==> v18: inputs <==
// mult32x32_fast
module mult32x32_fast (
    input logic clk,             
    input logic reset,           
    input logic start,           
    input logic [31:0] a,        
    input logic [31:0] b,        
    output logic busy,           
    output logic [63:0] product  
);
export LEC_CHECK = 0
export CAP_MARGIN = 20
export CORE_MARGIN = 2
export CORE_UTILIZATION = 70
export CTS_CLUSTER_SIZE = 39
export HOLD_SLACK_MARGIN = -0.08
export PLACE_DENSITY = 0.67
export SETUP_SLACK_MARGIN = -0.8
export SLEW_MARGIN = 20
create_clock -name core_clock -period 9.44 [get_ports {clk}]
run.sh (not shown) runs the stock make flow with config.mk's settings and CLKGATE_MAP_FILE=.
==> v19 (differences from v18) <==
- CORE_ASPECT_RATIO: default -> 1.27
- CORE_UTILIZATION: 70 -> 40
- CTS_CLUSTER_SIZE: 39 -> default
- HOLD_SLACK_MARGIN: -0.08 -> default
- MAX_ROUTING_LAYER: default -> met4
- PLACE_DENSITY: 0.67 -> default
- SETUP_SLACK_MARGIN: -0.8 -> default
==> flow/constraint.sdc (replaced) <==
create_clock -name core_clock -period 11.0 [get_ports {clk}]
set_input_delay 2.2000 -clock core_clock [delete_from_list [all_inputs] [get_ports {clk}]]
set_output_delay 2.2000 -clock core_clock [all_outputs]
set_load 0.01 [all_outputs]
==> summary of the runs <==
v19 produced a clean layout. v18 aborted during 5_1_grt. Synthesized cell count is the same in v19 and v18. In synthesized area, v19 and v18 do not differ. Against v19, the die area of v18 is lower by about 40%.
==> figures <==
metric	v18	v19
Width of the chip	132 um	154 um
Die y size	132 um	194 um
Placed instance count	1968	1902
Placer's final routability congestion estimate	1.00	0.980
Run status	aborted with a tool error	complete, no violations
Failing step	5_1_grt	-
Complex Gates by Area	0.240	0.240
Top area contributor share	0.158	0.158
Placement-stage cell area	0.0146 mm^2	0.0133 mm^2
Area of the synthesized netlist per yosys stat	0.0114 mm^2	0.0114 mm^2
Most used standard cell by instance count after synthesis	nor2_1	nor2_1
Placement Setup Slack	-1.22 ns	0.0390 ns
Pre-Place Util	0.719	0.407
Die Outline Area	0.0173 mm^2	0.0299 mm^2
Adder and majority gate portion of the synthesized area	0.266	0.266
Number of gates resized after cts	4	0
Synth warnings	2	2
Core Region	0.0159 mm^2	0.0281 mm^2
Std-Cell Rows	46	69
Half-perimeter wire length after detailed placement	34500 um	29700 um


==> inputs of 03-09 <==
==> flow/design.v <==
module mult32x32_fast_arith (
    input logic clk,              
    input logic reset,            
    input logic [31:0] a,         
    input logic [31:0] b,         
    input logic [1:0] a_sel,      
    input logic b_sel,            
    input logic [2:0] shift_sel,  
    input logic upd_prod,         
    input logic clr_prod,         
    output logic a_msb_is_0,      
    output logic b_msw_is_0,      
    output logic [63:0] product   
);
    logic [7:0] a_out;
    logic [15:0] b_out;
    logic [24:0] multi_out;
    logic [63:0] shift_out;
    logic [63:0] adder_out;
    logic [63:0] ff_out;
    assign a_msb_is_0 = ~|a[31:24];  
    assign b_msw_is_0 = ~|b[31:16];  
    always_comb begin
        case (a_sel)
            2'd0: a_out = a[7:0];
            2'd1: a_out = a[15:8];
            2'd2: a_out = a[23:16];
            2'd3: a_out = a[31:24];
            default: a_out = 8'd0;
        endcase
    end
    always_comb begin
        case (b_sel)
            1'b0: b_out = b[15:0];
            1'b1: b_out = b[31:16];
            default: b_out = 16'd0;
        endcase
    end
    always_comb begin
        multi_out = b_out * a_out;
    end
    always_comb begin
        case (shift_sel)
            3'd0: shift_out = multi_out << 0;
            3'd1: shift_out = multi_out << 8;
            3'd2: shift_out = multi_out << 16;
            3'd3: shift_out = multi_out << 24;
            3'd4: shift_out = multi_out << 32;
            3'd5: shift_out = multi_out << 40;
            default: shift_out = 64'd0;
        endcase
    end
    always_comb begin
        adder_out = shift_out + ff_out;
    end
    always_ff @(posedge clk or posedge reset) begin
        if (reset) begin
            ff_out <= '0;
        end else begin
            if (clr_prod) begin
                ff_out <= '0;
            end else if (upd_prod) begin
                ff_out <= adder_out;
            end 
        end 
    end
   assign product = ff_out;
endmodule
module mult32x32_fast_fsm (
    input logic clk,               
    input logic reset,             
    input logic start,             
    input logic a_msb_is_0,        
    input logic b_msw_is_0,        
    output logic busy,             
    output logic [1:0] a_sel,      
    output logic b_sel,            
    output logic [2:0] shift_sel,  
    output logic upd_prod,         
    output logic clr_prod          
);
    typedef enum {
        idle_st,
        a0_b0_st,
        a1_b0_st,
        a2_b0_st,
        a3_b0_st,
        a0_b1_st,
        a1_b1_st,
        a2_b1_st,
        a3_b1_st
      } sm_type;
    sm_type current_state;
    sm_type next_state;
    always_ff @(posedge clk, posedge reset) begin
        if (reset == 1'b1) begin
            current_state <= idle_st;
        end
        else begin
            current_state <= next_state;
        end
    end
    always_comb begin
        next_state = current_state;
        busy = 1'b1;
        a_sel = 2'b00;
        b_sel = 1'b0;
        shift_sel = 3'b000;  
        upd_prod = 1'b1;
        clr_prod = 1'b0;
        case (current_state)
            idle_st: begin
                busy = 1'b0;
                if (start == 1'b1) begin
                    next_state = a0_b0_st;
                    upd_prod = 1'b0;
                    clr_prod = 1'b1;
                end
                else begin
                    upd_prod = 1'b0;
                    clr_prod = 1'b0;
                end
            end
            a0_b0_st: begin
                next_state = a1_b0_st;
                shift_sel = 3'b000;  
            end
            a1_b0_st: begin
                next_state = a2_b0_st;
                a_sel = 2'b01;
                shift_sel = 3'b001;  
            end
            a2_b0_st: begin
                a_sel = 2'b10;
                shift_sel = 3'b010;  
                if (a_msb_is_0 == 1'b1) begin
                    if (b_msw_is_0 == 1'b1) begin
                        next_state = idle_st;
                    end
                    else begin
                        next_state = a0_b1_st;
                    end
                end
                else begin
                    next_state = a3_b0_st;
                end
            end
            a3_b0_st: begin
                a_sel = 2'b11;
                shift_sel = 3'b011;  
                if (b_msw_is_0 == 1'b1) begin
                    next_state = idle_st;
                end
                else begin
                    next_state = a0_b1_st;
                end
            end
            a0_b1_st: begin
                next_state = a1_b1_st;
                a_sel = 2'b00;
                b_sel = 1'b1;
                shift_sel = 3'b010;  
            end
            a1_b1_st: begin
                next_state = a2_b1_st;
                a_sel = 2'b01;
                b_sel = 1'b1;
                shift_sel = 3'b011;  
            end
            a2_b1_st: begin
                a_sel = 2'b10;
                b_sel = 1'b1;
                shift_sel = 3'b100;  
                if (a_msb_is_0 == 1'b1) begin
                    next_state = idle_st;
                end
                else begin
                    next_state = a3_b1_st;
                end
            end
            a3_b1_st: begin
                a_sel = 2'b11;
                b_sel = 1'b1;
                shift_sel = 3'b101;  
                busy = 1'b1;
                if (start == 0) begin
                    next_state = idle_st;
                end
                else begin
                    next_state = a0_b0_st;
                    upd_prod = 1'b0;
                    clr_prod = 1'b1;
                end
            end
        endcase
    end
endmodule
module mult32x32_fast (
    input logic clk,             
    input logic reset,           
    input logic start,           
    input logic [31:0] a,        
    input logic [31:0] b,        
    output logic busy,           
    output logic [63:0] product  
);
    logic [1:0] a_sel;
    logic b_sel;
    logic [2:0] shift_sel;
    logic upd_prod;
    logic clr_prod;
    logic a_msb_is_0;
    logic b_msw_is_0;
    mult32x32_fast_fsm f_fsm_m(
        .clk(clk),
        .reset(reset),
        .start(start),
        .busy(busy),
        .a_sel(a_sel),
        .b_sel(b_sel),
        .shift_sel(shift_sel),
        .upd_prod(upd_prod),
        .clr_prod(clr_prod),
        .a_msb_is_0(a_msb_is_0),
        .b_msw_is_0(b_msw_is_0)
    );
    mult32x32_fast_arith f_arith_m(
        .clk(clk),
        .reset(reset),
        .a(a),
        .b(b),
        .a_sel(a_sel),
        .b_sel(b_sel),
        .shift_sel(shift_sel),
        .upd_prod(upd_prod),
        .clr_prod(clr_prod),
        .a_msb_is_0(a_msb_is_0),
        .b_msw_is_0(b_msw_is_0),
        .product(product)
    );
endmodule
==> flow/run.sh <==
#!/bin/bash
# the make line also repeats each setting of config.mk as NAME=value (left out here)
make -C /OpenROAD-flow-scripts/flow DESIGN_CONFIG=/design/flow/config.mk WORK_HOME=/design/flow/orfs CLKGATE_MAP_FILE= finish
==> flow/config.mk <==
export PLATFORM = sky130hd
export DESIGN_NAME = mult32x32_fast
export DESIGN_NICKNAME = mult32x32_fast
export VERILOG_FILES = /design/flow/design.v
export SDC_FILE = /design/flow/constraint.sdc
export NUM_CORES = 4
export LEC_CHECK = 0
export CAP_MARGIN = 15
export CORE_ASPECT_RATIO = 1.63
export CORE_MARGIN = 2
export CORE_UTILIZATION = 40
export HOLD_SLACK_MARGIN = -0.05
export PLACE_DENSITY_LB_ADDON = 0.23
export SLEW_MARGIN = 20
==> flow/constraint.sdc <==
create_clock -name core_clock -period 9.5 [get_ports {clk}]
set_input_delay 1.9000 -clock core_clock [delete_from_list [all_inputs] [get_ports {clk}]]
set_output_delay 1.9000 -clock core_clock [all_outputs]
set_load 0.01 [all_outputs]
==> 08-25 (differences from 03-09) <==
CAP_MARGIN = 20   (was 15)
CORE_ASPECT_RATIO = unset   (was 1.63)
CORE_UTILIZATION = 58   (was 40)
HOLD_SLACK_MARGIN = unset   (was -0.05)
PLACE_DENSITY_LB_ADDON = unset   (was 0.23)
SETUP_SLACK_MARGIN = 1.24   (was unset)
==> flow/constraint.sdc (replaced) <==
create_clock -name core_clock -period 5.18 [get_ports {clk}]
set_input_delay 1.0360 -clock core_clock [delete_from_list [all_inputs] [get_ports {clk}]]
set_output_delay 1.0360 -clock core_clock [all_outputs]
set_load 0.01 [all_outputs]
==> 06-27 (differences from 03-09) <==
CELL_PAD_IN_SITES_DETAIL_PLACEMENT = 2   (was unset)
CORE_ASPECT_RATIO = 0.89   (was 1.63)
CTS_CLUSTER_DIAMETER = 210   (was unset)
GPL_TIMING_DRIVEN = 0   (was unset)
MIN_ROUTING_LAYER = met2   (was unset)
TNS_END_PERCENT = 50   (was unset)
==> impl_metrics.yaml <==
# generated from flow reports
floorplan:
  die_h_um: 163
  row_count: 58
  core_mm2: 0.0282
  fp_util_pct: 40.5
run_status:
  error_line: "[ERROR DPL-0033] detailed placement checks failed during check placement."
  status: "stopped before the end"
  stop_stage: "clock tree synthesis"
place:
  dp_hpwl_mm: 47.0
  placed_area_mm2: 0.0132
  gp_congestion: 0.990
Source of the figures above: 06-27

==> impl_metrics.yaml <==
# generated from flow reports
place:
  gp_congestion: 1.00
  placed_area_mm2: 0.0165
  dp_hpwl_mm: 34.9
floorplan:
  fp_util_pct: 58.8
  core_mm2: 0.0194
  die_h_um: 144
run_status:
  status: "stopped before the end"
  error_line: "[ERROR GRT-0116] Global routing finished with congestion. Check the congestion regions in the DRC Viewer."
  stop_stage: "global routing"
synthesis:
  synthFlopType: "dfrtp_1"
Source of the figures above: 08-25

==> impl_metrics.yaml <==
# yosys + openroad results
timing:
  finalClockSkew_ns: 0.00952
place:
  gp_congestion: 0.987
  place_ws_ns: -1.11
  placed_area_mm2: 0.0153
  dp_hpwl_mm: 34.7
run_status:
  status: "timing/DRC/antenna clean"
floorplan:
  die_h_um: 220
  row_count: 79
Source of the figures above: 03-09



==> inputs of 12-05 <==
// mult32x32_fast: RTL as listed in full above, without the edits since
make LEC_CHECK=0 CAP_MARGIN=20 CORE_MARGIN=2 CORE_UTILIZATION=57 SLEW_MARGIN=20 finish   # period 5.18 ns
==> 12-06 (differences from 12-05) <==
Settings changed: CORE_UTILIZATION 57 to 40.
==> flow/constraint.sdc (replaced) <==
create_clock -name core_clock -period 9.5 [get_ports {clk}]
set_input_delay 1.9000 -clock core_clock [delete_from_list [all_inputs] [get_ports {clk}]]
set_output_delay 1.9000 -clock core_clock [all_outputs]
set_load 0.01 [all_outputs]
==> comparison <==
In synthesized cell count, 12-05 and 12-06 do not differ.
Synthesized area is the same in 12-06 and 12-05.
12-06 went through all stages and came out clean. 12-05 ended with an error in global routing (GRT-0232).
Of 12-06 and 12-05, 12-06 has the higher die area (gap 41%, measured against 12-05).
==> figures <==
quantity                                                12-05        12-06
Status                                         did not finish  timing/DRC/antenna clean
Failing step                                   global routing            -
Horiz. Die Dim                                         146 um       173 um
Die outline area                                  21200 sq um  29900 sq um
Floorplan Utilization                                   58.3%        40.9%
Post-DP HPWL                                          32.8 mm      30.9 mm
Total number of placement rows                             51           61
Resized cells post-CTS                                    251           62
Worst slack at placement                             -3.84 ns    -0.886 ns
H-tree depth                                                3            3
Count of placed standard cells including taps            2146         2185
Number of setup buffers added after CTS                    65           11
Placer congestion estimate                              0.980        0.937
Area post-placement                               16300 sq um  15300 sq um
Core Region                                       19600 sq um  27900 sq um
Vertical extent of the die                             146 um       173 um


==> job 7739: inputs <==
Starts from the design.v that is shown in full above.
make LEC_CHECK=0 CAP_MARGIN=20 CORE_MARGIN=2 CORE_UTILIZATION=58 SETUP_SLACK_MARGIN=1.34 SLEW_MARGIN=20 TNS_END_PERCENT=5 finish   # period 5.15 ns
==> inputs of job 8682, as changes to job 7739 <==
CAP_MARGIN = 15   (was 20)
CORE_ASPECT_RATIO = 1.63   (was default)
CORE_UTILIZATION = 40   (was 58)
SETUP_SLACK_MARGIN = default   (was 1.34)
TNS_END_PERCENT = default   (was 5)
==> flow/constraint.sdc (replaced) <==
create_clock -name core_clock -period 9.5 [get_ports {clk}]
set_input_delay 1.9000 -clock core_clock [delete_from_list [all_inputs] [get_ports {clk}]]
set_output_delay 1.9000 -clock core_clock [all_outputs]
set_load 0.01 [all_outputs]
==> inputs of job 4105, as changes to job 7739 <==
CORE_UTILIZATION = 68   (was 58)
CTS_CLUSTER_SIZE = 39   (was default)
SETUP_SLACK_MARGIN = -0.49   (was 1.34)
TNS_END_PERCENT = default   (was 5)
==> flow/constraint.sdc (replaced) <==
create_clock -name core_clock -period 9.27 [get_ports {clk}]
set_input_delay 1.8540 -clock core_clock [delete_from_list [all_inputs] [get_ports {clk}]]
set_output_delay 1.8540 -clock core_clock [all_outputs]
set_load 0.01 [all_outputs]
==> impl_metrics.py <==
# Synthesis and PnR figures
metrics = {
    "floorplan": {
        "core-area_um2": 28400,
        "fp_util": 0.402,
    },
    "placement": {
        "routabilityCongestion": 0.922,
        "dp.cells": 2181,
        "dp_hpwl_um": 33800,
    },
    "grt": {
        "use_met1": 0.289,
        "track_usage": 0.286,
    },
    "clocking": {
        "ctsResizeCount": 69,
    },
    "status": {
        "status": "timing/DRC/antenna clean",
    },
}
the above is filed under job 8682

==> impl_metrics.py <==
# Auto-generated metrics
metrics = {
    "status": {
        "error": "[ERROR GRT-0232] Routing congestion too high. Check the congestion heatmap in the GUI.",
        "status": "did not finish",
        "stop_stage": "5_1_grt",
    },
    "floorplan": {
        "fp_util": 0.691,
        "core-area_um2": 16500,
    },
    "grt": {
        "use_met1": 0.776,
        "track_usage": 0.791,
    },
}
the above is filed under job 4105

==> impl_metrics.py <==
# Auto-generated metrics
metrics = {
    "placement": {
        "dp_hpwl_um": 34600,
        "routabilityCongestion": 0.984,
        "dp.cells": 2161,
    },
    "status": {
        "status": "did not finish",
        "error": "[ERROR GRT-0232] Routing congestion too high. Check the congestion heatmap in the GUI.",
        "stop_stage": "5_1_grt",
    },
    "floorplan": {
        "fp.dieH_um": 144,
        "fp_util": 0.588,
        "core-area_um2": 19400,
    },
    "logic_synthesis": {
        "ys_async_sr_fraction": 1.00,
        "edf_count": 0,
    },
    "clocking": {
        "ctsResizeCount": 144,
    },
    "grt": {
        "track_usage": 0.820,
        "use_met1": 0.824,
    },
}
the above is filed under job 7739



==> run a <==
RTL: the design.v shown in full above, as it stands there.
Settings: LEC_CHECK=0, ABC_AREA=1, CAP_MARGIN=20, CORE_MARGIN=2, CORE_UTILIZATION=72, PLACE_DENSITY=0.41, SLEW_MARGIN=20; clock period 8.22 ns.
==> run b (differences from run a) <==
--- a/flow/config.mk
+++ b/flow/config.mk
@@ -7,7 +7,8 @@
 export LEC_CHECK = 0
-export ABC_AREA = 1
 export CAP_MARGIN = 20
 export CORE_MARGIN = 2
-export CORE_UTILIZATION = 72
-export PLACE_DENSITY = 0.41
+export CORE_UTILIZATION = 58
+export CTS_CLUSTER_SIZE = 54
+export HOLD_SLACK_MARGIN = -0.1
+export SETUP_SLACK_MARGIN = -0.49
 export SLEW_MARGIN = 20
==> flow/constraint.sdc (replaced) <==
create_clock -name core_clock -period 8.6 [get_ports {clk}]
set_input_delay 1.7200 -clock core_clock [delete_from_list [all_inputs] [get_ports {clk}]]
set_output_delay 1.7200 -clock core_clock [all_outputs]
set_load 0.01 [all_outputs]
==> metrics.yaml <==
status: "complete, but fails checks"
setup_viol: 44
violatedChecks: "negative setup slack"
finalWorstSetupSlack_ns: -0.752
-- figures above: run b

==> metrics.yaml <==
tool.error: "[ERROR GRT-0116] Global routing finished with congestion. Check the congestion regions in the DRC Viewer."
stop_stage: "global routing"
grt_use_met2_pct: 100
status: "did not finish"
-- figures above: run a

